## alu_top
module alu_top(CLK, OP1, OP2, OPRN, OUT, ZERO);
	input CLK;
	input [31:0] OP1;
	input [31:0] OP2;
	input [5:0] OPRN;
	output [31:0] OUT;
	output ZERO;
	reg [31:0] op1_q, op2_q;
	reg [5:0] oprn_q;
	reg [31:0] out_q;
	reg zero_q;
	wire [31:0] alu_out;
	wire alu_zero;
	ALU alu_inst(alu_out, alu_zero, op1_q, op2_q, oprn_q);
	always @(posedge CLK) begin
		op1_q <= OP1;
		op2_q <= OP2;
		oprn_q <= OPRN;
		out_q <= alu_out;
		zero_q <= alu_zero;
	end
	assign OUT = out_q;
	assign ZERO = zero_q;
endmodule
For scale: roughly 3200 cells after synthesis, about 24000 um^2 of cells after synthesis.
clock: 24.7 ns
lec_check: 0
abc_area: 1
cap_margin: 15
core_margin: 7
core_utilization: 63
cts_cluster_size: 12
min_routing_layer: met2
place_density_lb_addon: 0.24
setup_slack_margin: 5.0
slew_margin: 20
tns_end_percent: 50
run.sh (not shown) runs the stock make flow with config.mk's settings and CLKGATE_MAP_FILE=.
The baseline failed in 5_1_grt (GRT-0116).
Edit:
==> flow/config.mk (replaced) <==
export PLATFORM = sky130hd
export DESIGN_NAME = alu_top
export DESIGN_NICKNAME = alu_top
export VERILOG_FILES = /design/flow/design.v
export SDC_FILE = /design/flow/constraint.sdc
export NUM_CORES = 4
export LEC_CHECK = 0
export CAP_MARGIN = 20
export CORE_MARGIN = 2
export CORE_UTILIZATION = 61
export SLEW_MARGIN = 20
export TNS_END_PERCENT = 5
==> flow/constraint.sdc (replaced) <==
create_clock -name core_clock -period 27.7 [get_ports {CLK}]
set_input_delay 5.5400 -clock core_clock [delete_from_list [all_inputs] [get_ports {CLK}]]
set_output_delay 5.5400 -clock core_clock [all_outputs]
set_load 0.01 [all_outputs]
Outcome: The changed run ran to the end with violations: setup timing; die size went down by 8.8%; synthesized area fell by 2.6%; synthesized cell count drops by 19%.
Edit:
--- a/flow/config.mk
+++ b/flow/config.mk
@@ -9,4 +9,3 @@
 export CORE_MARGIN = 2
-export CORE_UTILIZATION = 61
+export CORE_UTILIZATION = 40
 export SLEW_MARGIN = 20
-export TNS_END_PERCENT = 5
==> flow/constraint.sdc (replaced) <==
create_clock -name core_clock -period 29.5 [get_ports {CLK}]
set_input_delay 5.9000 -clock core_clock [delete_from_list [all_inputs] [get_ports {CLK}]]
set_output_delay 5.9000 -clock core_clock [all_outputs]
set_load 0.01 [all_outputs]
Result:
- The changed run went through all stages and came out clean
- design area is about the same
- wire length decreases by about a fifth
- via count drops by about a fifth
- register-to-register slack improved by 3.1 ns
- non-clock buffer count is lower by 11
- global-route usage went down by 26 points
Edit:
--- a/flow/config.mk
+++ b/flow/config.mk
@@ -10,2 +10,7 @@
 export CORE_UTILIZATION = 40
-export SLEW_MARGIN = 20
+export CTS_CLUSTER_DIAMETER = 348
+export CTS_CLUSTER_SIZE = 100
+export PLACE_DENSITY = 0.9
+export SETUP_SLACK_MARGIN = -2.0
+export SLEW_MARGIN = 0
+export TNS_END_PERCENT = 30
The new run finished but failed the layout checks on setup timing.
Die size stays the same.
Worst hold slack gains 0.018 ns.
Cell area came out lower by 3.2%.
Edit:
--- a/flow/config.mk
+++ b/flow/config.mk
@@ -7,3 +7,6 @@
 export LEC_CHECK = 0
+export ABC_AREA = 1
 export CAP_MARGIN = 20
+export CELL_PAD_IN_SITES_GLOBAL_PLACEMENT = 1
+export CORE_ASPECT_RATIO = 0.5
 export CORE_MARGIN = 2
@@ -13,3 +16,3 @@
 export PLACE_DENSITY = 0.9
-export SETUP_SLACK_MARGIN = -2.0
+export SETUP_SLACK_MARGIN = 1.98
 export SLEW_MARGIN = 0
What happened: The changed run completed with no timing, DRC or antenna violations; sequential cell count is unchanged; core utilization rises by 0.75 points; final area rises by a few percent; final cell count rises by about a fifth.

P:
Starting RTL as in the previous note.
==> flow/design.v (excerpt) <==
module alu_top(CLK, OP1, OP2, OPRN, OUT, ZERO);
	input CLK;
	input [31:0] OP1;
	input [31:0] OP2;
	input [5:0] OPRN;
	output [31:0] OUT;
	output ZERO;
	reg [31:0] op1_q, op2_q;
	reg [5:0] oprn_q;
	reg [31:0] out_q;
	reg zero_q;
	wire [31:0] alu_out;
	wire alu_zero;
	ALU alu_inst(alu_out, alu_zero, op1_q, op2_q, oprn_q);
	always @(posedge CLK) begin
		op1_q <= OP1;
		op2_q <= OP2;
		oprn_q <= OPRN;
		out_q <= alu_out;
		zero_q <= alu_zero;
	end
	assign OUT = out_q;
	assign ZERO = zero_q;
endmodule
==> flow/config.mk <==
export PLATFORM = sky130hd
export DESIGN_NAME = alu_top
export DESIGN_NICKNAME = alu_top
export VERILOG_FILES = /design/flow/design.v
export SDC_FILE = /design/flow/constraint.sdc
export NUM_CORES = 4
export LEC_CHECK = 0
export ABC_AREA = 0
export CAP_MARGIN = 20
export CELL_PAD_IN_SITES_GLOBAL_PLACEMENT = 1
export CORE_ASPECT_RATIO = 1.86
export CORE_MARGIN = 2
export CORE_UTILIZATION = 40
export CTS_CLUSTER_DIAMETER = 348
export CTS_CLUSTER_SIZE = 100
export PLACE_DENSITY = 0.69
export SETUP_SLACK_MARGIN = 1.98
export SLEW_MARGIN = 0
export TNS_END_PERCENT = 30
==> flow/constraint.sdc <==
create_clock -name core_clock -period 29.5 [get_ports {CLK}]
set_input_delay 5.9000 -clock core_clock [delete_from_list [all_inputs] [get_ports {CLK}]]
set_output_delay 5.9000 -clock core_clock [all_outputs]
set_load 0.01 [all_outputs]
P reached the end of the flow, and the finished layout is clean on the timing, DRC and antenna checks.
Input-level comparison between Q and P:
- CORE_ASPECT_RATIO changed from 1.86 to 0.5
- PLACE_DENSITY changed from 0.69 to 0.9
- CORE_UTILIZATION changed from 40 to 49
- SLEW_MARGIN changed from 0 to 40
Notes after the runs:
- In the flow results for Q and P, the via count is smaller on Q.
- Changes observed in Q relative to P: normalized max-slew margin increased by 16 points relative to the old numbers.
- The non-clock buffer count in the final layout reported for Q is smaller than that of P by 56.
- Looking at actual transition at the worst max-transition pin, Q sits 0.22 ns lower than P does.
- On area taken by flip-flops and latches, Q and P are basically level.
#### Input delta (R over Q)
- setting MAX_ROUTING_LAYER to met4 for the first time
- changing CTS_CLUSTER_DIAMETER from 348 to 354
- changing TNS_END_PERCENT from 30 to 15
- changing PLACE_DENSITY from 0.9 to 0.42
- removing CELL_PAD_IN_SITES_GLOBAL_PLACEMENT (formerly 1)
- removing CORE_ASPECT_RATIO (formerly 0.5)
- changing SLEW_MARGIN from 40 to 20
- removing SETUP_SLACK_MARGIN (formerly 1.98)
- changing CORE_UTILIZATION from 49 to 48
- The routed length on met1 of R is higher than that of Q.
- Looking at Q and R, the combined area of all synthesized cells is a wash.
- Looking at number of nets in the layout, R sits above Q.
- Q fits on a die that is smaller than the die of R.
## Diff of input files: S against R
- clearing MAX_ROUTING_LAYER, which used to be met4
- putting CELL_PAD_IN_SITES_GLOBAL_PLACEMENT at 1 where nothing was set
- swapping 48 for 22 in CORE_UTILIZATION
- swapping 20 for 0 in SLEW_MARGIN
- clearing PLACE_DENSITY, which used to be 0.42
- swapping 354 for 348 in CTS_CLUSTER_DIAMETER
- swapping 15 for 30 in TNS_END_PERCENT
- putting CORE_ASPECT_RATIO at 0.5 where nothing was set
- putting SETUP_SLACK_MARGIN at 1.98 where nothing was set
==> comparison <==
S | stages: all done | timing, DRC, antenna: all pass. Note that the aggregate routed wire length recorded for S amounts to 0.932 times the value seen in R. The length of routed met3 wiring reported for S is smaller than that of R by about 50%. Compared to R, S has placeable core region 120% higher.

Setup of violet:
alu_top again, from the RTL that the note above started with.
==> flow/config.mk <==
export PLATFORM = sky130hd
export DESIGN_NAME = alu_top
export DESIGN_NICKNAME = alu_top
export VERILOG_FILES = /design/flow/design.v
export SDC_FILE = /design/flow/constraint.sdc
export NUM_CORES = 4
export LEC_CHECK = 0
export ABC_AREA = 0
export CAP_MARGIN = 20
export CELL_PAD_IN_SITES_GLOBAL_PLACEMENT = 1
export CORE_ASPECT_RATIO = 0.5
export CORE_MARGIN = 2
export CORE_UTILIZATION = 49
export CTS_CLUSTER_DIAMETER = 348
export CTS_CLUSTER_SIZE = 100
export PLACE_DENSITY = 0.42
export SETUP_SLACK_MARGIN = 1.98
export SLEW_MARGIN = 0
export TNS_END_PERCENT = 30
==> flow/constraint.sdc <==
create_clock -name core_clock -period 29.5 [get_ports {CLK}]
set_input_delay 5.9000 -clock core_clock [delete_from_list [all_inputs] [get_ports {CLK}]]
set_output_delay 5.9000 -clock core_clock [all_outputs]
set_load 0.01 [all_outputs]
Input changes introduced in indigo (baseline for comparison: violet):
- swapping 49 for 68 in CORE_UTILIZATION
- clearing SETUP_SLACK_MARGIN, which used to be 1.98
- swapping 30 for 20 in TNS_END_PERCENT
- clearing ABC_AREA, which used to be 0
- swapping 348 for 373 in CTS_CLUSTER_DIAMETER
- clearing CELL_PAD_IN_SITES_GLOBAL_PLACEMENT, which used to be 1
- swapping 0 for 20 in SLEW_MARGIN
- swapping 29.5 for 17.1 in the clock period (ns, I/O delays scaled along)
### Flow results
No final results exist for indigo, since it was stopped by error GRT-0232 during global routing (5_1_grt). indigo against violet; die area is down by more than a quarter. Between violet and indigo, number of placed instances with taps included decreased. Compared with violet, indigo degrades total half-perimeter wirelength after legalization and detailed placement.
[inputs] amber vs indigo
- CTS_CLUSTER_SIZE: 100 -> unset
- PLACE_DENSITY: 0.42 -> unset
- CTS_CLUSTER_DIAMETER: 373 -> unset
- CORE_ASPECT_RATIO: 0.5 -> unset
- CORE_UTILIZATION: 68 -> 40
- TNS_END_PERCENT: 20 -> unset
- the clock period (ns, I/O delays scaled along): 17.1 -> 29.0
### Flow results
- amber ran to completion and came out clean on the timing, DRC and antenna checks.
- Vertical extent of the die (amber vs. indigo) increases by more than half
- Taking indigo as the reference, in amber post-synthesis net count has remained practically unchanged, placed wire-length estimate after detailed placement has decreased.
- From indigo to amber the numbers moved as follows: post-cts gate resize count has decreased, die size has increased, synthesized cell count has remained practically unchanged.
- Summary — placer congestion estimate, amber relative to indigo: lower, by about 14%.
### amber -> lagoon
- CORE_UTILIZATION changed from 40 to 58
- the clock period (ns, I/O delays scaled along) changed from 29.0 to 24.2
Notes after the runs:
lagoon vs. amber: cell count went down by about 5.3%.
Of amber and lagoon, just one finished clean: amber.
Compared with amber, lagoon shows total non-filler cell area in the finished layout higher by about 1.3%.
Arrival time at the worst endpoint: amber and lagoon compared, lower one is amber
Diff amber -> lagoon: fmax now sits lower; transition time at the pin with the least slew margin rose 0.0036 ns; wire length increased about 20%; post-cts gate resize count lost about 4.7%; core box area now smaller.
[compare] base=amber new=lagoon: final worst-path setup slack decreased 5.86 ns; count of cells along the worst register-to-register path has increased.
